==> inputs of run a <==
## BobTop
module BobTop (
	clock,
	reset,
	rx,
	runway_override,
	emergency_override,
	tx,
	framing_error,
	runway_active,
	emergency,
	receiving,
	sending
);
	input wire clock;
	input wire reset;
	input wire rx;
	input wire [1:0] runway_override;
	input wire emergency_override;
	output wire tx;
	output wire framing_error;
	output wire [1:0] runway_active;
	output wire emergency;
	output wire receiving;
	output wire sending;
	wire [7:0] uart_rx_data;
	wire [7:0] uart_tx_data;
	wire uart_rx_valid;
	wire uart_tx_ready;
	wire uart_tx_send;
	UartRX #(
		.CLK_HZ(25000000),
		.BAUD_RATE(115200)
	) receiver(
		.clock(clock),
		.reset(reset),
		.rx(rx),
		.data(uart_rx_data),
		.done(uart_rx_valid),
		.framing_error(framing_error),
		.receiving(receiving)
	);
	UartTX #(
		.CLK_HZ(25000000),
		.BAUD_RATE(115200)
	) transmitter(
		.clock(clock),
		.reset(reset),
		.send(uart_tx_send),
		.data(uart_tx_data),
		.tx(tx),
		.ready(uart_tx_ready),
		.sending(sending)
	);
	reg [1:0] ro_temp;
	reg [1:0] ro_sync;
	reg eo_temp;
	reg eo_sync;
	always @(posedge clock) begin
		ro_temp <= runway_override;
		eo_temp <= emergency_override;
		ro_sync <= ro_temp;
		eo_sync <= eo_temp;
	end
	Bob bobby(
		.clock(clock),
		.reset(reset),
		.uart_rx_data(uart_rx_data),
		.uart_rx_valid(uart_rx_valid),
		.uart_tx_data(uart_tx_data),
		.uart_tx_ready(uart_tx_ready),
		.uart_tx_send(uart_tx_send),
		.runway_active(runway_active),
		.runway_override(ro_sync),
		.emergency_out(emergency),
		.emergency_override(eo_sync)
	);
endmodule
==> flow/config.mk <==
export PLATFORM = sky130hd
export DESIGN_NAME = BobTop
export DESIGN_NICKNAME = BobTop
export VERILOG_FILES = /design/flow/design.v
export SDC_FILE = /design/flow/constraint.sdc
export NUM_CORES = 4
export LEC_CHECK = 0
export ABC_AREA = 1
export CAP_MARGIN = 5
export CELL_PAD_IN_SITES_DETAIL_PLACEMENT = 0
export CELL_PAD_IN_SITES_GLOBAL_PLACEMENT = 0
export CORE_MARGIN = 2
export CORE_UTILIZATION = 72
export CTS_CLUSTER_DIAMETER = 166
export CTS_CLUSTER_SIZE = 15
export GPL_TIMING_DRIVEN = 1
export MAX_ROUTING_LAYER = met4
export PLACE_DENSITY = 0.78
export SLEW_MARGIN = 20
==> flow/constraint.sdc <==
create_clock -name core_clock -period 9.82 [get_ports {clock}]
set_input_delay 1.9640 -clock core_clock [delete_from_list [all_inputs] [get_ports {clock}]]
set_output_delay 1.9640 -clock core_clock [all_outputs]
set_load 0.01 [all_outputs]
run.sh (not shown) runs the stock make flow with config.mk's settings and CLKGATE_MAP_FILE=.
==> inputs of run b, as changes to run a <==
==> flow/config.mk (replaced) <==
export PLATFORM = sky130hd
export DESIGN_NAME = BobTop
export DESIGN_NICKNAME = BobTop
export VERILOG_FILES = /design/flow/design.v
export SDC_FILE = /design/flow/constraint.sdc
export NUM_CORES = 4
export LEC_CHECK = 0
export ABC_AREA = 1
export CAP_MARGIN = 35
export CORE_MARGIN = 2
export CORE_UTILIZATION = 72
export CTS_CLUSTER_DIAMETER = 151
export CTS_CLUSTER_SIZE = 10
export PLACE_DENSITY_LB_ADDON = 0.2
export SETUP_SLACK_MARGIN = 2.91
export SLEW_MARGIN = 20
==> results.cfg <==
; generated from flow reports
[run_status]
status = no timing/DRC/antenna violations

[placed_design]
dpl.cell_count = 2125

[sta]
layout_setup_ws_ps = 4620
max-slew-margin-rel_pct = 42.9
hold_ws_ps = 318

[layout]
stdcell_count = 2188
area_growth_pct = 8.52
[end of results for run b]
==> results.cfg <==
; generated from flow reports
[synthesis]
netlist_instances = 1897
edf_count = 128

[placed_design]
dpl.cell_count = 2124

[sta]
hold_ws_ps = 362
layout_setup_ws_ps = 4610

[min_path]
min_path_type = reg -> reg

[layout]
stdcell_count = 2165
area_growth_pct = 5.92

[floorplan]
n_tap_cell = 275

[flow_run]
cap_violations = 0

[run_status]
status = no timing/DRC/antenna violations
[end of results for run a]

==> inputs of v35 <==
BobTop again, from the RTL that the note above started with.
==> flow/config.mk <==
export PLATFORM = sky130hd
export DESIGN_NAME = BobTop
export DESIGN_NICKNAME = BobTop
export VERILOG_FILES = /design/flow/design.v
export SDC_FILE = /design/flow/constraint.sdc
export NUM_CORES = 4
export LEC_CHECK = 0
export ABC_AREA = 1
export CAP_MARGIN = 0
export CELL_PAD_IN_SITES_DETAIL_PLACEMENT = 2
export CORE_MARGIN = 4
export CORE_UTILIZATION = 29
export CTS_CLUSTER_DIAMETER = 229
export PLACE_DENSITY_LB_ADDON = 0.1
export SETUP_SLACK_MARGIN = -1.52
export SLEW_MARGIN = 20
==> flow/constraint.sdc <==
create_clock -name core_clock -period 15.7 [get_ports {clock}]
set_input_delay 3.1400 -clock core_clock [delete_from_list [all_inputs] [get_ports {clock}]]
set_output_delay 3.1400 -clock core_clock [all_outputs]
set_load 0.01 [all_outputs]
==> inputs of v19, as changes to v35 <==
ABC_AREA = unset   (was 1)
CAP_MARGIN = 20   (was 0)
CORE_UTILIZATION = 38   (was 29)
CTS_CLUSTER_DIAMETER = unset   (was 229)
HOLD_SLACK_MARGIN = 0.01   (was unset)
MAX_ROUTING_LAYER = met4   (was unset)
PLACE_DENSITY_LB_ADDON = unset   (was 0.1)
SETUP_SLACK_MARGIN = unset   (was -1.52)
SLEW_MARGIN = 40   (was 20)
==> flow/constraint.sdc (replaced) <==
create_clock -name core_clock -period 17.5 [get_ports {clock}]
set_input_delay 3.5000 -clock core_clock [delete_from_list [all_inputs] [get_ports {clock}]]
set_output_delay 3.5000 -clock core_clock [all_outputs]
set_load 0.01 [all_outputs]
==> notes <==
- In sequential power, v19 and v35 hardly differ.
- Flip-flop count is the same in v19 and v35.
- In v19 the die area is smaller than in v35, by about 24%.
- In v35 the power is lower than in v19, by 14%.
- In v35 the synthesized area is larger than in v19, by about 1.8%.
- Combinational power: v35 is lower than v19 (50%).
- Design area: v35 is larger than v19 (about 2%).
- Between v35 and v19, the lower via count is in v19 (gap 6.4%, measured against v19).
- Of v35 and v19, v35 has the higher final cell count (gap about 30%, measured against v19).
==> figures <==
metric	v19	v35
Status	no timing/DRC/antenna violations	no timing/DRC/antenna violations
Starting density of the core	38.6%	29.5%
Worst Skew	0.0282 ns	0.0132 ns
Data arrival at the endpoint of the critical path	5.40 ns	4.45 ns
Layout buffering overhead excluding clock cells	1.44%	1.11%
Wire length on met1	22,500 µm	23,600 µm
Combinational Area	7130 µm²	6650 µm²
Routed WL	57,100 µm	49,400 µm
Seq/Total Area, Yosys	48.1%	47.2%
Mean post-synth cell area	10.1 µm²	8.02 µm²
Number of distinct standard cells referenced by the synthesized netlist	69	51
Switching part of the total power	39.7%	31.9%
Fraction of area in registers	42.7%	41.8%
Average detailed-routed wire length per instance	28.2 µm	19.0 µm
Antenna violations before repair	1	0
Power Clock	0.784 mW	0.851 mW
Count of clock buffers in the final design	55	59
Number of cells in the design after placement	1,959	2,530
Power consumed by sequential cells	0.954 mW	0.953 mW
Cell area after synthesis	14,900 µm²	15,200 µm²

==> run A: inputs <==
Starting RTL as in the previous note.
## BobTop
module BobTop (
	clock,
	reset,
	rx,
	runway_override,
	emergency_override,
	tx,
	framing_error,
	runway_active,
	emergency,
	receiving,
	sending
);
clock: 9.82 ns
lec_check: 0
abc_area: 1
cap_margin: 20
core_margin: 2
core_utilization: 71
cts_cluster_size: 43
place_density_lb_addon: 0.14
setup_slack_margin: 2.8
slew_margin: 20
==> run M: changes against run A <==
--- a/flow/config.mk
+++ b/flow/config.mk
@@ -8,8 +8,8 @@
 export ABC_AREA = 1
 export CAP_MARGIN = 20
 export CORE_MARGIN = 2
-export CORE_UTILIZATION = 71
-export CTS_CLUSTER_SIZE = 43
-export PLACE_DENSITY_LB_ADDON = 0.14
-export SETUP_SLACK_MARGIN = 2.8
+export CORE_UTILIZATION = 72
+export CTS_CLUSTER_SIZE = 14
+export PLACE_DENSITY_LB_ADDON = 0.1
+export SETUP_SLACK_MARGIN = 2.67
 export SLEW_MARGIN = 20
==> changes_impl.md <==
## Implementation

* Clock Power Share at 0.346
* Worst Reg2Reg Path Length in Cells at 14
* Status: complete, no violations
* Core ar. at 21000 um2
* Signal buf overhead at 0.0114
* RR Startpoint: bobby.landing_fifo.count[1]
(the above is from run A)
==> changes_impl.md <==
## Implementation

* Worst Reg2Reg Path Length in Cells at 10
* Clk sinks at 295
* RR Startpoint: receiver.conductor.clockCount[0]
* Register share after synthesis at 0.472
* Signal buf overhead at 0.0117
* Clock Power Share at 0.382
* Status: complete, no violations
* Core ar. at 20900 um2
* Post-Syn Area per Cell at 8.02 um2
(the above is from run M)

==> v24: inputs <==
Starting RTL as in the previous note.
==> flow/config.mk <==
export PLATFORM = sky130hd
export DESIGN_NAME = BobTop
export DESIGN_NICKNAME = BobTop
export VERILOG_FILES = /design/flow/design.v
export SDC_FILE = /design/flow/constraint.sdc
export NUM_CORES = 4
export LEC_CHECK = 0
export ABC_AREA = 1
export CAP_MARGIN = 20
export CELL_PAD_IN_SITES_DETAIL_PLACEMENT = 0
export CELL_PAD_IN_SITES_GLOBAL_PLACEMENT = 0
export CORE_MARGIN = 4
export CORE_UTILIZATION = 71
export CTS_CLUSTER_DIAMETER = 166
export GPL_TIMING_DRIVEN = 1
export MAX_ROUTING_LAYER = met4
export PLACE_DENSITY = 0.81
export SETUP_SLACK_MARGIN = 1.33
export SLEW_MARGIN = 20
==> flow/constraint.sdc <==
create_clock -name core_clock -period 9.82 [get_ports {clock}]
set_input_delay 1.9640 -clock core_clock [delete_from_list [all_inputs] [get_ports {clock}]]
set_output_delay 1.9640 -clock core_clock [all_outputs]
set_load 0.01 [all_outputs]
==> inputs of v29, as changes to v24 <==
ABC_AREA = unset   (was 1)
CORE_UTILIZATION = 39   (was 71)
CTS_CLUSTER_DIAMETER = 220   (was 166)
GPL_TIMING_DRIVEN = 0   (was 1)
HOLD_SLACK_MARGIN = 0.21   (was unset)
TNS_END_PERCENT = 55   (was unset)
==> flow/constraint.sdc (replaced) <==
create_clock -name core_clock -period 29.5 [get_ports {clock}]
set_input_delay 5.9000 -clock core_clock [delete_from_list [all_inputs] [get_ports {clock}]]
set_output_delay 5.9000 -clock core_clock [all_outputs]
set_load 0.01 [all_outputs]
==> results <==
item                                                      v29         v24
Status                       no timing/DRC/antenna violations  no timing/DRC/antenna violations
Largest net degree at the start of global routing          33         107
Number of clock buffer instances in the layout             35          49
Total placed instance area                         15,800 um2  15,500 um2
Leakage dissipation                                0.00614 uW  0.00620 uW
Ys cells                                                1,480       1,897
Fraction of area in registers                           0.427       0.435
Switching part of the total                             0.364       0.307
Unique cell types                                          69          51
Clock power share                                       0.276       0.354
Xor/xnor share                                         0.0399      0.0151
Multi-input combinational area share                    0.422       0.402
Signal buf overhead                                    0.0279      0.0114
Power in the clock group                               380 uW     1190 uW
Yosys-reported design area after synthesis         14,900 um2  15,200 um2
Post-layout util                                        0.446       0.786
Comb gate area                                       7090 um2    6650 um2

==> inputs of 01-06 <==
BobTop again, from the RTL that the note above started with.
clock: 14.4 ns
lec_check: 0
abc_area: 0
cap_margin: 20
cell_pad_in_sites_detail_placement: 0
cell_pad_in_sites_global_placement: 0
core_margin: 4
core_utilization: 39
cts_cluster_diameter: 60
gpl_timing_driven: 1
hold_slack_margin: 0.21
max_routing_layer: met5
place_density: 0.91
setup_slack_margin: 1.33
slew_margin: 20
tns_end_percent: 30
==> 04-03 (differences from 01-06) <==
- ABC_AREA: 0 -> 1
- CAP_MARGIN: 20 -> 5
- CORE_MARGIN: 4 -> 2
- CORE_UTILIZATION: 39 -> 72
- CTS_CLUSTER_DIAMETER: 60 -> 166
- CTS_CLUSTER_SIZE: not set -> 15
- HOLD_SLACK_MARGIN: 0.21 -> not set
- PLACE_DENSITY: 0.91 -> 0.78
- SETUP_SLACK_MARGIN: 1.33 -> not set
- SLEW_MARGIN: 20 -> 40
- TNS_END_PERCENT: 30 -> not set
==> flow/constraint.sdc (replaced) <==
create_clock -name core_clock -period 9.82 [get_ports {clock}]
set_input_delay 1.9640 -clock core_clock [delete_from_list [all_inputs] [get_ports {clock}]]
set_output_delay 1.9640 -clock core_clock [all_outputs]
set_load 0.01 [all_outputs]
==> 09-26 (differences from 01-06) <==
- ABC_AREA: 0 -> not set
- CELL_PAD_IN_SITES_DETAIL_PLACEMENT: 0 -> not set
- CELL_PAD_IN_SITES_GLOBAL_PLACEMENT: 0 -> not set
- CORE_MARGIN: 4 -> 2
- CORE_UTILIZATION: 39 -> 72
- CTS_CLUSTER_DIAMETER: 60 -> 151
- GPL_TIMING_DRIVEN: 1 -> not set
- HOLD_SLACK_MARGIN: 0.21 -> not set
- MAX_ROUTING_LAYER: met5 -> not set
- PLACE_DENSITY: 0.91 -> not set
- SETUP_SLACK_MARGIN: 1.33 -> not set
- TNS_END_PERCENT: 30 -> not set
==> flow/constraint.sdc (replaced) <==
create_clock -name core_clock -period 11.8 [get_ports {clock}]
set_input_delay 2.3600 -clock core_clock [delete_from_list [all_inputs] [get_ports {clock}]]
set_output_delay 2.3600 -clock core_clock [all_outputs]
set_load 0.01 [all_outputs]
==> out/results.ini <==
[status]
outcome = finished clean

[sta]
layout_min_cycle_time_ps = 6404

[global_route]
grt_use_met2_pct = 51.64

[critical_path]
worst_r2r_endpoint = bobby.uart_requests.count[2]$_SDFFE_PP0P_
timing.reg2reg.worst_path_depth = 9
cp_max_fo = 9
reg2reg_setup_slack_ps = 8220
cp_cell_sequence = clkdlybuf4s50_1 -> nor4_1 -> a21o_1 -> clkdlybuf4s50_1

[clocking]
cts.reportedPaths.clkPinSlew_ps = 60

[route]
initial_drt_pass_iterations = 5
via_count = 11274
initialDrtViolationCount = 1020

[synth]
synth.avg_cell_area_um2 = 10.10
ys_sh_aoi_pct = 13.27

[power]
fin_total_pwr_uw = 3427
p_clk_uw = 975

[floorplanning]
core_um2 = 20300
die_w_um = 148.1

[cells_and_area]
comb_area_share_pct = 43.53

Source of the figures above: 09-26

==> out/results.ini <==
[status]
outcome = finished clean

[power]
fin_total_pwr_uw = 3049

[clocking]
cts.reportedPaths.clkPinSlew_ps = 70

[floorplanning]
core_um2 = 20890
die_w_um = 149.4
chipArea_um2 = 22310

[route]
initial_drt_pass_iterations = 5
via_count = 13315
initialDrtViolationCount = 1314

[critical_path]
worst_r2r_endpoint = bobby.takeoff_fifo.count[3]$_SDFFE_PP0P_
reg2reg_setup_slack_ps = 6610
cp_max_fo = 7
timing.reg2reg.worst_path_depth = 15

[synth]
ys_sh_aoi_pct = 21.33
synth.avg_cell_area_um2 = 8.020

[sta]
finalHoldWorstSlack_ps = 347.5
layout_min_cycle_time_ps = 5205

[cells_and_area]
comb_area_share_pct = 41.22

[global_route]
grt_use_met2_pct = 52.09

Source of the figures above: 04-03

==> out/results.ini <==
[sta]
layout_min_cycle_time_ps = 7425

[status]
outcome = finished clean

[clocking]
cts.reportedPaths.clkPinSlew_ps = 60

[critical_path]
timing.reg2reg.worst_path_depth = 10
cp_cell_sequence = clkdlybuf4s50_1 -> nor4_1 -> a21o_1 -> clkdlybuf4s50_1
worst_r2r_endpoint = bobby.id_manager.taken_id[1]$_SDFFE_PP0P_
reg2reg_setup_slack_ps = 10630

[power]
fin_total_pwr_uw = 2795

[floorplanning]
die_w_um = 203.7

[global_route]
grt_use_met2_pct = 28.98

[synth]
synth.avg_cell_area_um2 = 10.10

Source of the figures above: 01-06


==> inputs of 07-01 <==
BobTop again, from the RTL that the note above started with.
clock: 10.8 ns
lec_check: 0
abc_area: 1
cap_margin: 20
cell_pad_in_sites_detail_placement: 1
cell_pad_in_sites_global_placement: 0
core_aspect_ratio: 0.88
core_margin: 2
core_utilization: 50
cts_cluster_diameter: 93
gpl_routability_driven: 0
gpl_timing_driven: 0
place_density: 0.55
setup_slack_margin: 2.61
slew_margin: 20
tns_end_percent: 100
==> 02-23 (differences from 07-01) <==
ABC_AREA = default   (was 1)
CELL_PAD_IN_SITES_DETAIL_PLACEMENT = default   (was 1)
CELL_PAD_IN_SITES_GLOBAL_PLACEMENT = default   (was 0)
CORE_ASPECT_RATIO = default   (was 0.88)
CORE_UTILIZATION = 65   (was 50)
CTS_CLUSTER_DIAMETER = 28   (was 93)
GPL_ROUTABILITY_DRIVEN = default   (was 0)
GPL_TIMING_DRIVEN = default   (was 0)
HOLD_SLACK_MARGIN = -0.08   (was default)
PLACE_DENSITY = default   (was 0.55)
SETUP_SLACK_MARGIN = default   (was 2.61)
TNS_END_PERCENT = 5   (was 100)
==> flow/constraint.sdc (replaced) <==
create_clock -name core_clock -period 28.9 [get_ports {clock}]
set_input_delay 5.7800 -clock core_clock [delete_from_list [all_inputs] [get_ports {clock}]]
set_output_delay 5.7800 -clock core_clock [all_outputs]
set_load 0.01 [all_outputs]
==> 02-22 (differences from 07-01) <==
ABC_AREA = default   (was 1)
CELL_PAD_IN_SITES_DETAIL_PLACEMENT = 2   (was 1)
CELL_PAD_IN_SITES_GLOBAL_PLACEMENT = default   (was 0)
CORE_ASPECT_RATIO = default   (was 0.88)
CORE_UTILIZATION = 40   (was 50)
CTS_CLUSTER_DIAMETER = default   (was 93)
GPL_ROUTABILITY_DRIVEN = default   (was 0)
GPL_TIMING_DRIVEN = default   (was 0)
MAX_ROUTING_LAYER = met4   (was default)
PLACE_DENSITY = default   (was 0.55)
SETUP_SLACK_MARGIN = default   (was 2.61)
TNS_END_PERCENT = default   (was 100)
==> flow/constraint.sdc (replaced) <==
create_clock -name core_clock -period 11.3 [get_ports {clock}]
set_input_delay 2.2600 -clock core_clock [delete_from_list [all_inputs] [get_ports {clock}]]
set_output_delay 2.2600 -clock core_clock [all_outputs]
set_load 0.01 [all_outputs]
==> 04-24 (differences from 07-01) <==
CELL_PAD_IN_SITES_DETAIL_PLACEMENT = default   (was 1)
CELL_PAD_IN_SITES_GLOBAL_PLACEMENT = default   (was 0)
CORE_ASPECT_RATIO = default   (was 0.88)
CORE_UTILIZATION = 72   (was 50)
CTS_CLUSTER_DIAMETER = default   (was 93)
CTS_CLUSTER_SIZE = 14   (was default)
GPL_ROUTABILITY_DRIVEN = default   (was 0)
GPL_TIMING_DRIVEN = default   (was 0)
PLACE_DENSITY = default   (was 0.55)
PLACE_DENSITY_LB_ADDON = 0.14   (was default)
SETUP_SLACK_MARGIN = 2.8   (was 2.61)
TNS_END_PERCENT = default   (was 100)
==> flow/constraint.sdc (replaced) <==
create_clock -name core_clock -period 9.82 [get_ports {clock}]
set_input_delay 1.9640 -clock core_clock [delete_from_list [all_inputs] [get_ports {clock}]]
set_output_delay 1.9640 -clock core_clock [all_outputs]
set_load 0.01 [all_outputs]
==> results.toml <==
# synthesis and place-and-route metrics
[status]
status = "no timing/DRC/antenna violations"

[job]
tool_warnings = 46

[setup_path]
cp_data_required_time_ns = 9.04
crit_arrival_ns = 4.03

[clocking]
cts_inserted_buffers = 36

[die]
die-area_mm2 = 0.0389
Source of the figures above: 02-22

==> results.toml <==
# synthesis and place-and-route metrics
[synthesis]
ys_cells = 1480
fp_nets = 1531

[die]
die-area_mm2 = 0.0242

[detailed_routing]
wl_met1_um = 15500

[setup_path]
crit_arrival_ns = 7.47
cp_data_required_time_ns = 23.12
slowest_delay_ns = 0.53

[status]
status = "no timing/DRC/antenna violations"

[job]
tool_warnings = 48

[final_layout]
utilization_pct = 78.1
Source of the figures above: 02-23

==> results.toml <==
# synthesis and place-and-route metrics
[clocking]
cts_inserted_buffers = 34

[die]
nWellTaps = 396

[synthesis]
most_common_cell = "o21ai_0"
fp_nets = 1948

[job]
tool_warnings = 48

[setup_path]
cp_data_required_time_ns = 8.64
crit_arrival_ns = 3.52

[detailed_routing]
wl_met1_um = 21900

[status]
status = "no timing/DRC/antenna violations"

[final_timing]
period_needed_ns = 5.68
Source of the figures above: 07-01

==> results.toml <==
# synthesis and place-and-route metrics
[status]
status = "no timing/DRC/antenna violations"

[final_layout]
layout.nonclk_buf_share_pct = 1.14

[pwr]
seqPwrFrac_pct = 46.0

[clocking]
cts_inserted_buffers = 30

[global_route]
grt_start_max_net_pins = 97

[job]
cap_violations = 0
tool_warnings = 46

[die]
die-area_mm2 = 0.0223

[setup_path]
cp_data_required_time_ns = 7.86

[synthesis]
ys.flop_type = "dfxtp_1"
Source of the figures above: 04-24

Power figures rest on the tool's default switching activity, not on a simulated workload.
